== try-sierra ==
Design cpu, start of the top module:
module cpu(clock, reset, instruction, read_data, memory_control, PC, ALU_result, write_data);
For scale: ~4600 cells after synthesis, roughly 170 I/O pins.
export LEC_CHECK = 0
export CAP_MARGIN = 0
export CELL_PAD_IN_SITES_DETAIL_PLACEMENT = 0
export CORE_MARGIN = 2
export CORE_UTILIZATION = 72
export CTS_CLUSTER_DIAMETER = 394
export CTS_CLUSTER_SIZE = 29
export GPL_TIMING_DRIVEN = 1
export MAX_ROUTING_LAYER = met4
export PLACE_DENSITY = 0.35
export SETUP_SLACK_MARGIN = 1.56
export SLEW_MARGIN = 15
export TNS_END_PERCENT = 15
create_clock -name core_clock -period 5.29 [get_ports {clock}]
run.sh (not shown) runs the stock make flow with config.mk's settings and CLKGATE_MAP_FILE=.
The log for try-sierra ends in 5_1_grt with error GRT-0116, so the run never completed.
--- input diff try-sierra..try-juniper ---
Settings: a change of CORE_UTILIZATION from 72 to 57; a deleted GPL_TIMING_DRIVEN that had been 1; a change of CTS_CLUSTER_SIZE from 29 to 50; a deleted MAX_ROUTING_LAYER that had been met4; a deleted SETUP_SLACK_MARGIN that had been 1.56; a change of CAP_MARGIN from 0 to 20; a deleted CELL_PAD_IN_SITES_DETAIL_PLACEMENT that had been 0; a deleted CTS_CLUSTER_DIAMETER that had been 394; a deleted TNS_END_PERCENT that had been 15; a deleted PLACE_DENSITY that had been 0.35; a change of SLEW_MARGIN from 15 to 20; a change of the clock period (ns, I/O delays scaled along) from 5.29 to 6.34.
==> comparison <==
Completing all stages was not enough for try-juniper: its layout failed the final checks because of negative setup slack.
Sum of net half-perimeters after detailed placement, try-sierra and try-juniper: larger value in try-sierra
In try-juniper, the worst slack at placement came out 730 ps above the value in try-sierra.
Of try-sierra and try-juniper, try-juniper shows the higher post-detailed-placement cell area, with try-sierra below it.
The higher height of the die came out of try-juniper.
Between try-sierra and try-juniper, the placer's final routability congestion estimate is higher for try-sierra.
Changes in try-harbor relative to try-juniper:
Settings: CTS_CLUSTER_SIZE no longer set, was 50; SETUP_SLACK_MARGIN now 1.25, previously not set; the clock period (ns, I/O delays scaled along) now 6.38, was 6.34.
STATUS run=try-harbor STAGES=ALL_DONE FINAL_CHECKS=FAILED CAUSE=negative setup slack
The maximum ir drop on the vdd rail number comes out higher for try-harbor vs try-juniper.
Worst setup margin in try-harbor vs try-juniper: up 170 ps
Compare try-harbor and try-juniper | cell count higher: try-harbor
The lower cell depth of the worst setup path of try-harbor and try-juniper is in try-juniper.
Count of filler cells inserted in the layout went down slightly going from try-juniper to try-harbor.
Leakage power total (lower): try-juniper
As far as insertion delay to the later sink of the worst-skew pair is concerned, try-juniper and try-harbor perform about the same.
Compared with try-juniper, in try-harbor routed wire length on met2 went up by about 0.9%; number of placed instances, taps included went up by 27; wire length after detailed routing went up by 1.2%.
The following lists how try-violet was set up differently from try-harbor:
Settings: changing SETUP_SLACK_MARGIN from 1.25 to -0.66; setting CTS_CLUSTER_SIZE to 57 for the first time; changing CORE_UTILIZATION from 57 to 60; changing the clock period (ns, I/O delays scaled along) from 6.38 to 6.61.
[summary]
Run status, try-violet: aborted in 5_1_grt, error ODB-0269
Between try-harbor and try-violet, area of the core is higher for try-harbor, try-violet comes in under that.
[compare] base=try-harbor new=try-violet: pre-placement core utilization now larger, cell total after placement dropped 1.4%, die extent in y fell by 2.5%, post-CTS setup buffer count fell by 51.
Total placed instance area across try-harbor and try-violet: no real change.

========
cpu again, from the RTL that the note above started with.
// cpu
module cpu(clock, reset, instruction, read_data, memory_control, PC, ALU_result, write_data);
export LEC_CHECK = 0
export ABC_AREA = 1
export CAP_MARGIN = 0
export CELL_PAD_IN_SITES_DETAIL_PLACEMENT = 1
export CORE_MARGIN = 2
export CORE_UTILIZATION = 62
export CTS_CLUSTER_DIAMETER = 132
export GPL_ROUTABILITY_DRIVEN = 1
export MAX_ROUTING_LAYER = met4
export SETUP_SLACK_MARGIN = 3.07
export SLEW_MARGIN = 30
create_clock -name core_clock -period 14.7 [get_ports {clock}]
The starting point aborted during 4_1_cts.
Edit:
ABC_AREA = not set   (was 1)
CAP_MARGIN = 20   (was 0)
CELL_PAD_IN_SITES_DETAIL_PLACEMENT = not set   (was 1)
CORE_UTILIZATION = 55   (was 62)
CTS_CLUSTER_DIAMETER = not set   (was 132)
GPL_ROUTABILITY_DRIVEN = not set   (was 1)
MAX_ROUTING_LAYER = not set   (was met4)
SETUP_SLACK_MARGIN = not set   (was 3.07)
SLEW_MARGIN = 20   (was 30)
clock period = 11.0 ns   (was 14.7 ns; I/O delays follow)
Result:
- With this change the flow completed with no timing, DRC or antenna violations
- die area rose by 9.5%
- area after synthesis fell by 2.7%
- synthesized cell count fell by 41%
Edit:
CORE_UTILIZATION = 56   (was 55)
clock period = 3.34 ns   (was 11.0 ns; I/O delays follow)
After rerunning: Now the flow finished but fails on negative setup slack; synthesized cell count is unchanged; area after synthesis is unchanged; power came out higher to 3.7 times its value; routed wire length climbs by 19%; global-route usage came out higher by 8.1 points; cell area goes up by 16%; non-clock buffer count increases by 990; sequential power rose to 3.3 times its value; via count rises by 16%; worst setup slack degrades by 4.2 ns; count of clock-buffer cells in the layout came out lower by 2.
Edit:
CORE_UTILIZATION = 60   (was 56)
CTS_CLUSTER_SIZE = 56   (was not set)
PLACE_DENSITY_LB_ADDON = 0.05   (was not set)
SETUP_SLACK_MARGIN = 1.75   (was not set)
clock period = 6.09 ns   (was 3.34 ns; I/O delays follow)
=> With this change the flow aborted during 5_1_grt; synthesized area is unchanged; die area shrinks by 6.6%; synthesized cell count is unchanged.
Edit:
CAP_MARGIN = 35   (was 20)
CELL_PAD_IN_SITES_DETAIL_PLACEMENT = 1   (was not set)
CORE_UTILIZATION = 62   (was 60)
CTS_CLUSTER_SIZE = 29   (was 56)
GPL_TIMING_DRIVEN = 1   (was not set)
MAX_ROUTING_LAYER = met4   (was not set)
PLACE_DENSITY_LB_ADDON = 0.28   (was 0.05)
SETUP_SLACK_MARGIN = not set   (was 1.75)
SLEW_MARGIN = 15   (was 20)
TNS_END_PERCENT = 15   (was not set)
The changed run never finished: it broke off in 3_5_place_dp on DPL-0033. Area after synthesis stays the same. Synthesized cell count stays the same. Die size shrinks by 3.2%.
Edit:
CAP_MARGIN = 20   (was 35)
CELL_PAD_IN_SITES_DETAIL_PLACEMENT = not set   (was 1)
CORE_UTILIZATION = 40   (was 62)
CTS_CLUSTER_SIZE = not set   (was 29)
GPL_TIMING_DRIVEN = not set   (was 1)
MAX_ROUTING_LAYER = not set   (was met4)
PLACE_DENSITY_LB_ADDON = not set   (was 0.28)
SLEW_MARGIN = 20   (was 15)
TNS_END_PERCENT = not set   (was 15)
clock period = 11.0 ns   (was 6.09 ns; I/O delays follow)
Effect:
- The changed run ran to the end with no violations
- area after synthesis stays the same
- synthesized cell count does not change
- die area rose by about 54%
Power and IR drop assume default switching activity.
